==> inputs of branch fjord <==
## badicecream
module badicecream(input         Clk,                 
                             Reset,               
                             frame_clk,           
                input [10:0]   DrawX, DrawY ,    
				input [15:0]   keycode,				  
               	output logic is_BI	,			 
				output logic [10:0] BI_X, BI_Y,
				input logic up_wall, down_wall , left_wall, right_wall,
				output logic [10:0] BI_X_Pos, BI_Y_Pos,
				output logic [5:0] BI_BlkX_Pos, BI_BlkY_Pos
              );
clock: 9.0 ns
lec_check: 0
abc_area: 1
cap_margin: 10
core_margin: 2
core_utilization: 50
cts_cluster_diameter: 254
cts_cluster_size: 100
max_routing_layer: met5
place_density_lb_addon: 0.05
slew_margin: 20
tns_end_percent: 15
run.sh (not shown) runs the stock make flow with config.mk's settings and CLKGATE_MAP_FILE=.
==> branch willow (differences from branch fjord) <==
ABC_AREA = unset   (was 1)
CAP_MARGIN = 0   (was 10)
CORE_UTILIZATION = 65   (was 50)
CTS_CLUSTER_DIAMETER = 37   (was 254)
CTS_CLUSTER_SIZE = unset   (was 100)
MAX_ROUTING_LAYER = unset   (was met5)
PLACE_DENSITY_LB_ADDON = unset   (was 0.05)
SETUP_SLACK_MARGIN = 1.58   (was unset)
TNS_END_PERCENT = unset   (was 15)
==> flow/constraint.sdc (replaced) <==
create_clock -name core_clock -period 5.3 [get_ports {Clk}]
set_input_delay 1.0600 -clock core_clock [delete_from_list [all_inputs] [get_ports {Clk}]]
set_output_delay 1.0600 -clock core_clock [all_outputs]
set_load 0.01 [all_outputs]
==> branch yarrow (differences from branch fjord) <==
CAP_MARGIN = 20   (was 10)
CORE_UTILIZATION = 72   (was 50)
CTS_CLUSTER_DIAMETER = 371   (was 254)
MAX_ROUTING_LAYER = unset   (was met5)
PLACE_DENSITY = 0.41   (was unset)
PLACE_DENSITY_LB_ADDON = unset   (was 0.05)
SETUP_SLACK_MARGIN = 0.2   (was unset)
TNS_END_PERCENT = unset   (was 15)
==> flow/constraint.sdc (replaced) <==
create_clock -name core_clock -period 6.27 [get_ports {Clk}]
set_input_delay 1.2540 -clock core_clock [delete_from_list [all_inputs] [get_ports {Clk}]]
set_output_delay 1.2540 -clock core_clock [all_outputs]
set_load 0.01 [all_outputs]
==> branch amber (differences from branch fjord) <==
ABC_AREA = unset   (was 1)
CAP_MARGIN = 20   (was 10)
CORE_UTILIZATION = 68   (was 50)
CTS_CLUSTER_DIAMETER = 116   (was 254)
CTS_CLUSTER_SIZE = 33   (was 100)
PLACE_DENSITY = 0.67   (was unset)
PLACE_DENSITY_LB_ADDON = unset   (was 0.05)
==> qor_table.md <==
| Parameter | Value |
|:---|:---|
| Run status | timing/DRC/antenna clean |
| WS Path Type | primary input to output pin |
| Total antenna diodes in the routed design | 0 |
| Setup Buffers After CTS | 2 |
| Synthesized netlist net count | 864 |
| Initial antenna violation count | 0 |
| TritonCTS clock tree | yes |
| Worst rel slew slack | 0.5557 |
| Clock distribution area overhead in the final layout | 0.02577 |
| Fraction of synthesized cell area taken by the top area cell type | 0.2269 |
(the above is from branch amber)
==> qor_table.md <==
| Parameter | Value |
|:---|:---|
| Run status | timing/DRC/antenna clean |
| WS Path Type | primary input to output pin |
| Synthesized netlist net count | 1074 |
| Global routing met3 resource utilization | 0.02369 |
| Worst endpoint required time | 7200 ps |
| Clock distribution area overhead in the final layout | 0.04033 |
| Count of H-tree levels built during CTS | 3 |
| Initial antenna violation count | 0 |
| Total antenna diodes in the routed design | 0 |
| Fraction of synthesized cell area taken by the top area cell type | 0.2131 |
| Setup Buffers After CTS | 0 |
| TritonCTS clock tree | yes |
| Synth Area per Inst | 6.796 um2 |
| Worst rel slew slack | 0.4964 |
(the above is from branch fjord)
==> qor_table.md <==
| Parameter | Value |
|:---|:---|
| Fraction of synthesized cell area taken by the top area cell type | 0.2269 |
| Setup Buffers After CTS | 10 |
| WS Path Type | primary input to output pin |
| Clock distribution area overhead in the final layout | 0.02327 |
| Run status | complete, but fails checks |
| Areal power density over the cells | 184.6 mW/mm2 |
| Final setup violation count | 23 |
| PnR worst setup slack | -1810 ps |
| Total antenna diodes in the routed design | 0 |
| Worst rel slew slack | 0.2795 |
| SO Faults | negative setup slack |
| Initial antenna violation count | 1 |
| TritonCTS clock tree | yes |
| Vias per cell | 7.083 |
| Synthesized netlist net count | 864 |
(the above is from branch willow)
==> qor_table.md <==
| Parameter | Value |
|:---|:---|
| DP Worst Slack | -663.0 ps |
| Error msg | [ERROR DPL-0033] detailed placement checks failed during check placement. |
| Dominant kind of combinational cell | simple AND/OR/NAND/NOR gates |
| Fraction of synthesized cell area taken by the top area cell type | 0.2131 |
| Last stage | 4_1_cts |
| Post-synth top area cell | sky130_fd_sc_hd__dfxtp_1 |
| Synthesized netlist net count | 1074 |
| Run status | stopped before the end |
| Floorplan Utilization | 0.7362 |
| Cell total in the yosys stat output | 940 |
(the above is from branch yarrow)


==> run C: inputs <==
==> flow/design.v <==
module badicecream(input         Clk,                 
                             Reset,               
                             frame_clk,           
                input [10:0]   DrawX, DrawY ,    
				input [15:0]   keycode,				  
               	output logic is_BI	,			 
				output logic [10:0] BI_X, BI_Y,
				input logic up_wall, down_wall , left_wall, right_wall,
				output logic [10:0] BI_X_Pos, BI_Y_Pos,
				output logic [5:0] BI_BlkX_Pos, BI_BlkY_Pos
              );
	enum logic[2:0] { 
					 right=3'b000, 
					 left=3'b001,
					 up=3'b010,
					 down=3'b011,
					 Halted=3'b100} Dir, Dir_in, Dir_delayed, Dir_delayed_in;
    parameter [10:0] BI_X_Corner = 11'd64;   
    parameter [10:0] BI_Y_Corner = 11'd95;   
    parameter [5:0] BI_Blk_X_Corner = 6'd1;   
    parameter [5:0] BI_Blk_Y_Corner = 6'd1;   
    parameter [10:0] BI_X_Step = 10'd1;       
    parameter [10:0] BI_Y_Step = 10'd1;       
    parameter  BI_sizeX = 6'd32;         
	parameter  BI_sizeY = 6'd48;
	logic [5:0] frame_counter, per_frame_counter;   
	logic [5:0] frame_counter_in, per_frame_counter_in;
	logic [5:0] pace_counter, pace_counter_in;
    logic [10:0] BI_X_Motion, BI_Y_Motion;
    logic [10:0] BI_X_Pos_in, BI_X_Motion_in, BI_Y_Pos_in, BI_Y_Motion_in;
	logic [5:0] BI_BlkX_Pos_in, BI_BlkY_Pos_in;
	logic [2:0] health;
	assign health = 3'd1;    
    logic frame_clk_delayed, frame_clk_rising_edge;
   always_ff @ (posedge Clk) 
	begin
        frame_clk_delayed <= frame_clk;
        frame_clk_rising_edge <= (frame_clk == 1'b1) && (frame_clk_delayed == 1'b0);
		if (Reset)
		begin
			frame_counter <= 6'b0;
			per_frame_counter <= 6'b0;
		end
		else
		begin
			frame_counter <= frame_counter_in;
			per_frame_counter <=  per_frame_counter_in;
		end
    end
	always_comb
	begin
		frame_counter_in = frame_counter;
		per_frame_counter_in = per_frame_counter;
		if (frame_clk_rising_edge)    
		begin
		per_frame_counter_in = per_frame_counter+6'b1;
		if((per_frame_counter) == 6'b000111)  
			begin
				per_frame_counter_in=6'b0;
				frame_counter_in = frame_counter+6'b1;
				if((frame_counter ) == 6'b100)  
				begin
					frame_counter_in=6'b0;
				end
			end
		end
	end
    always_ff @ (posedge Clk)
    begin
        if (Reset)
        begin
            BI_X_Pos <= BI_X_Corner;
            BI_Y_Pos <= BI_Y_Corner;
			BI_BlkX_Pos <= BI_Blk_X_Corner;
			BI_BlkY_Pos <= BI_Blk_Y_Corner;
            BI_X_Motion <= 10'd0;
            BI_Y_Motion <= 10'd0;
			pace_counter <= 6'd0;
				Dir <= Halted;
				Dir_delayed <= down;
        end
        else
        begin
			pace_counter <= pace_counter_in;
            BI_X_Pos <= BI_X_Pos_in;
            BI_Y_Pos <= BI_Y_Pos_in;
            BI_X_Motion <= BI_X_Motion_in;
            BI_Y_Motion <= BI_Y_Motion_in;
			BI_BlkX_Pos <= BI_BlkX_Pos_in;
			BI_BlkY_Pos <= BI_BlkY_Pos_in;
			Dir <= Dir_in;
			Dir_delayed <= Dir_delayed_in;
        end
    end
    always_comb
    begin
		pace_counter_in = pace_counter;
        BI_X_Pos_in = BI_X_Pos;
        BI_Y_Pos_in = BI_Y_Pos;
		BI_X_Motion_in = BI_X_Motion;
		BI_Y_Motion_in = BI_Y_Motion;
        BI_BlkX_Pos_in = BI_BlkX_Pos;    
        BI_BlkY_Pos_in = BI_BlkY_Pos;
		Dir_in = Dir;
		Dir_delayed_in = Dir_delayed;
		if(health != 0)
		begin
			if (frame_clk_rising_edge)
			begin
            	BI_X_Pos_in = BI_X_Pos + BI_X_Motion_in;
            	BI_Y_Pos_in = BI_Y_Pos + BI_Y_Motion_in;
				if (Dir == Halted)  
				begin
					if ((keycode[7:0] == 8'd26) || ((keycode[15:8] == 8'd26 )))  
					begin
						Dir_delayed_in = up;
						if(up_wall)
						begin
							BI_Y_Motion_in = 0;
							BI_X_Motion_in = 0;
							Dir_in = Halted;
						end
						else
						begin
							BI_Y_Motion_in = -BI_Y_Step;
							BI_X_Motion_in = 0;
							Dir_in = up;	
						end
					end
					else if (((keycode[7:0] == 8'd4) || keycode[15:8] == 8'd4 ))  
						begin
							Dir_delayed_in = left;
							if (left_wall)			
							begin
								BI_X_Motion_in = 0;
								BI_Y_Motion_in = 0;
								Dir_in = Halted;
							end
							else
							begin
								BI_Y_Motion_in = 0;
								BI_X_Motion_in = -BI_X_Step;
								Dir_in = left;
							end
						end
					else if((keycode[7:0] == 8'd22) || ((keycode[15:8] == 8'd22 )))  
						begin
							Dir_delayed_in = down;
							if (down_wall) 
							begin
								BI_Y_Motion_in = 0;
								BI_X_Motion_in = 0;
							Dir_in = Halted;
							end
							else
							begin
								BI_Y_Motion_in = BI_Y_Step;
								BI_X_Motion_in = 0;
								Dir_in = down;
							end
						end
					else if (((keycode[7:0]) == 8'd7) || ((keycode[15:8]) == 8'd7))  
						begin
							Dir_delayed_in = right;
							if(right_wall) 
							begin
								BI_X_Motion_in = 0;
								BI_Y_Motion_in = 0;
								Dir_in = Halted;
							end
							else
							begin
								BI_Y_Motion_in = 0;
								BI_X_Motion_in = BI_X_Step;
								Dir_in = right;	
							end
						end
					else
						begin              
						end
				end
				else  
				begin
					pace_counter_in = pace_counter + 6'd1;
					if(pace_counter == 6'd31)
					begin
						pace_counter_in = 6'd0;
						case(Dir)
							left:
							begin
								BI_BlkX_Pos_in = BI_BlkX_Pos -1;
							end
							right:
							begin
								BI_BlkX_Pos_in = BI_BlkX_Pos +1;
							end
							up:
							begin
								BI_BlkY_Pos_in = BI_BlkY_Pos -1;
							end
							down:
							begin
								BI_BlkY_Pos_in = BI_BlkY_Pos +1;
							end
							default:
							begin
								BI_BlkY_Pos_in = 0;  
							end
						endcase
						Dir_in = Halted;
						BI_Y_Motion_in = 0;
						BI_X_Motion_in = 0;						
					end
				end
			end
        end
    end
    int DistX, DistY, Size;
    assign DistX = DrawX - BI_X_Pos;
    assign DistY = DrawY - BI_Y_Pos;
    always_comb begin
		   if (DistX < BI_sizeX && DistX >= 0 && DistY<=0 && -DistY < BI_sizeY)
		  begin
        is_BI = 1'b1;
				BI_X = DrawX - BI_X_Pos+({5'b0, frame_counter}*32);
				BI_Y = DrawY - BI_Y_Pos+BI_sizeY-1+ Dir_delayed_in*48;
		  end
        else
		  begin
        is_BI = 1'b0;
				BI_X = 0;
				BI_Y = 0;
        end
    end
endmodule
==> flow/run.sh <==
#!/bin/bash
# the make line also repeats each setting of config.mk as NAME=value (left out here)
make -C /OpenROAD-flow-scripts/flow DESIGN_CONFIG=/design/flow/config.mk WORK_HOME=/design/flow/orfs CLKGATE_MAP_FILE= finish
==> flow/config.mk <==
export PLATFORM = sky130hd
export DESIGN_NAME = badicecream
export DESIGN_NICKNAME = badicecream
export VERILOG_FILES = /design/flow/design.v
export SDC_FILE = /design/flow/constraint.sdc
export NUM_CORES = 4
export LEC_CHECK = 0
export CAP_MARGIN = 20
export CORE_ASPECT_RATIO = 1.05
export CORE_MARGIN = 2
export CORE_UTILIZATION = 63
export CTS_CLUSTER_DIAMETER = 116
export MAX_ROUTING_LAYER = met5
export SLEW_MARGIN = 20
export TNS_END_PERCENT = 15
==> flow/constraint.sdc <==
create_clock -name core_clock -period 5.39 [get_ports {Clk}]
set_input_delay 1.0780 -clock core_clock [delete_from_list [all_inputs] [get_ports {Clk}]]
set_output_delay 1.0780 -clock core_clock [all_outputs]
set_load 0.01 [all_outputs]
==> run R (differences from run C) <==
--- a/flow/config.mk
+++ b/flow/config.mk
@@ -8,7 +8,8 @@
 export CAP_MARGIN = 20
-export CORE_ASPECT_RATIO = 1.05
 export CORE_MARGIN = 2
-export CORE_UTILIZATION = 63
-export CTS_CLUSTER_DIAMETER = 116
+export CORE_UTILIZATION = 52
+export CTS_CLUSTER_DIAMETER = 254
+export CTS_CLUSTER_SIZE = 100
 export MAX_ROUTING_LAYER = met5
+export PLACE_DENSITY_LB_ADDON = 0.05
 export SLEW_MARGIN = 20
==> flow/constraint.sdc (replaced) <==
create_clock -name core_clock -period 9.0 [get_ports {Clk}]
set_input_delay 1.8000 -clock core_clock [delete_from_list [all_inputs] [get_ports {Clk}]]
set_output_delay 1.8000 -clock core_clock [all_outputs]
set_load 0.01 [all_outputs]
==> run D (differences from run C) <==
--- a/flow/config.mk
+++ b/flow/config.mk
@@ -8,8 +8,5 @@
 export CAP_MARGIN = 20
-export CORE_ASPECT_RATIO = 1.05
 export CORE_MARGIN = 2
-export CORE_UTILIZATION = 63
-export CTS_CLUSTER_DIAMETER = 116
-export MAX_ROUTING_LAYER = met5
+export CORE_UTILIZATION = 40
+export SETUP_SLACK_MARGIN = 0.2
 export SLEW_MARGIN = 20
-export TNS_END_PERCENT = 15
==> flow/constraint.sdc (replaced) <==
create_clock -name core_clock -period 8.0 [get_ports {Clk}]
set_input_delay 1.6000 -clock core_clock [delete_from_list [all_inputs] [get_ports {Clk}]]
set_output_delay 1.6000 -clock core_clock [all_outputs]
set_load 0.01 [all_outputs]
==> results <==
- Utilization, highest first: run C, run R, run D.
- Run R completed with no timing, DRC or antenna violations. Run D produced a clean layout. Run C reached the layout checks and failed them: setup timing.
- The highest final cell count belongs to run C, the lowest to run R.
- Sequential share of layout area: run C < run D < run R.
- In synthesized area, run C and run R do not differ.
- Via count: run C > run D > run R.
- Die size: run D > run R > run C.
- Of run R and run C, run C has the higher clock skew (gap 10 ps).


==> ember: inputs <==
Starts from the design.v that is shown in full above.
Settings: LEC_CHECK=0, CAP_MARGIN=20, CORE_MARGIN=4, CORE_UTILIZATION=56, CTS_CLUSTER_DIAMETER=253, CTS_CLUSTER_SIZE=99, SETUP_SLACK_MARGIN=0.2, SLEW_MARGIN=20, TNS_END_PERCENT=10; clock period 8.0 ns.
==> quartz (differences from ember) <==
CORE_MARGIN = 2   (was 4)
CORE_UTILIZATION = 52   (was 56)
CTS_CLUSTER_DIAMETER = unset   (was 253)
CTS_CLUSTER_SIZE = unset   (was 99)
TNS_END_PERCENT = unset   (was 10)
==> flow/constraint.sdc (replaced) <==
create_clock -name core_clock -period 5.91 [get_ports {Clk}]
set_input_delay 1.1820 -clock core_clock [delete_from_list [all_inputs] [get_ports {Clk}]]
set_output_delay 1.1820 -clock core_clock [all_outputs]
set_load 0.01 [all_outputs]
==> cedar (differences from ember) <==
ABC_AREA = 1   (was unset)
CORE_MARGIN = 2   (was 4)
CORE_UTILIZATION = 72   (was 56)
CTS_CLUSTER_DIAMETER = 391   (was 253)
CTS_CLUSTER_SIZE = 96   (was 99)
PLACE_DENSITY = 0.86   (was unset)
TNS_END_PERCENT = unset   (was 10)
==> flow/constraint.sdc (replaced) <==
create_clock -name core_clock -period 4.01 [get_ports {Clk}]
set_input_delay 0.8020 -clock core_clock [delete_from_list [all_inputs] [get_ports {Clk}]]
set_output_delay 0.8020 -clock core_clock [all_outputs]
set_load 0.01 [all_outputs]
==> willow (differences from ember) <==
CORE_MARGIN = 2   (was 4)
CORE_UTILIZATION = 28   (was 56)
CTS_CLUSTER_DIAMETER = unset   (was 253)
CTS_CLUSTER_SIZE = unset   (was 99)
TNS_END_PERCENT = unset   (was 10)
==> flow/constraint.sdc (replaced) <==
create_clock -name core_clock -period 8.15 [get_ports {Clk}]
set_input_delay 1.6300 -clock core_clock [delete_from_list [all_inputs] [get_ports {Clk}]]
set_output_delay 1.6300 -clock core_clock [all_outputs]
set_load 0.01 [all_outputs]
==> qor summary <==
quantity                                              cedar             willow             quartz       ember
Worst r2r path cells                                      -                 11                 11          11
Status                                       did not finish  timing/DRC/antenna clean    failed layout checks  timing/DRC/antenna clean
Stage where the flow stopped             detailed placement                  -                  -           -
Layout check failures                                     -                  -       setup timing           -
Hold Worst Slack                                          -           0.381 ns           0.389 ns    0.393 ns
Clock buffers and inverters, area share                   -              3.75%              3.31%       2.54%
Drc violations                                            -                  0                  0           0
Sw power                                                  -         0.000274 W         0.000432 W  0.000285 W
Crit path setup slack, layout                             -           0.408 ns          -0.901 ns    0.293 ns
Worst Path Max Fanout                                     -                  6                  5           6
Max power group                                           -  the clock network  the clock network   registers
Non-clock buffer share                                    -              16.3%              24.3%       17.5%
Std-Cell Rows                                            34                 53                 39          37
Final design area excluding fillers                       -         8120 sq um         8870 sq um  7880 sq um
Comb pwr share                                            -              26.3%              32.0%       30.3%
Simple-Gate Area Share                                29.5%              22.8%              22.8%       22.8%
Required @ worst endpoint                                 -            6.52 ns            4.73 ns     6.40 ns
Power and IR drop assume default switching activity.
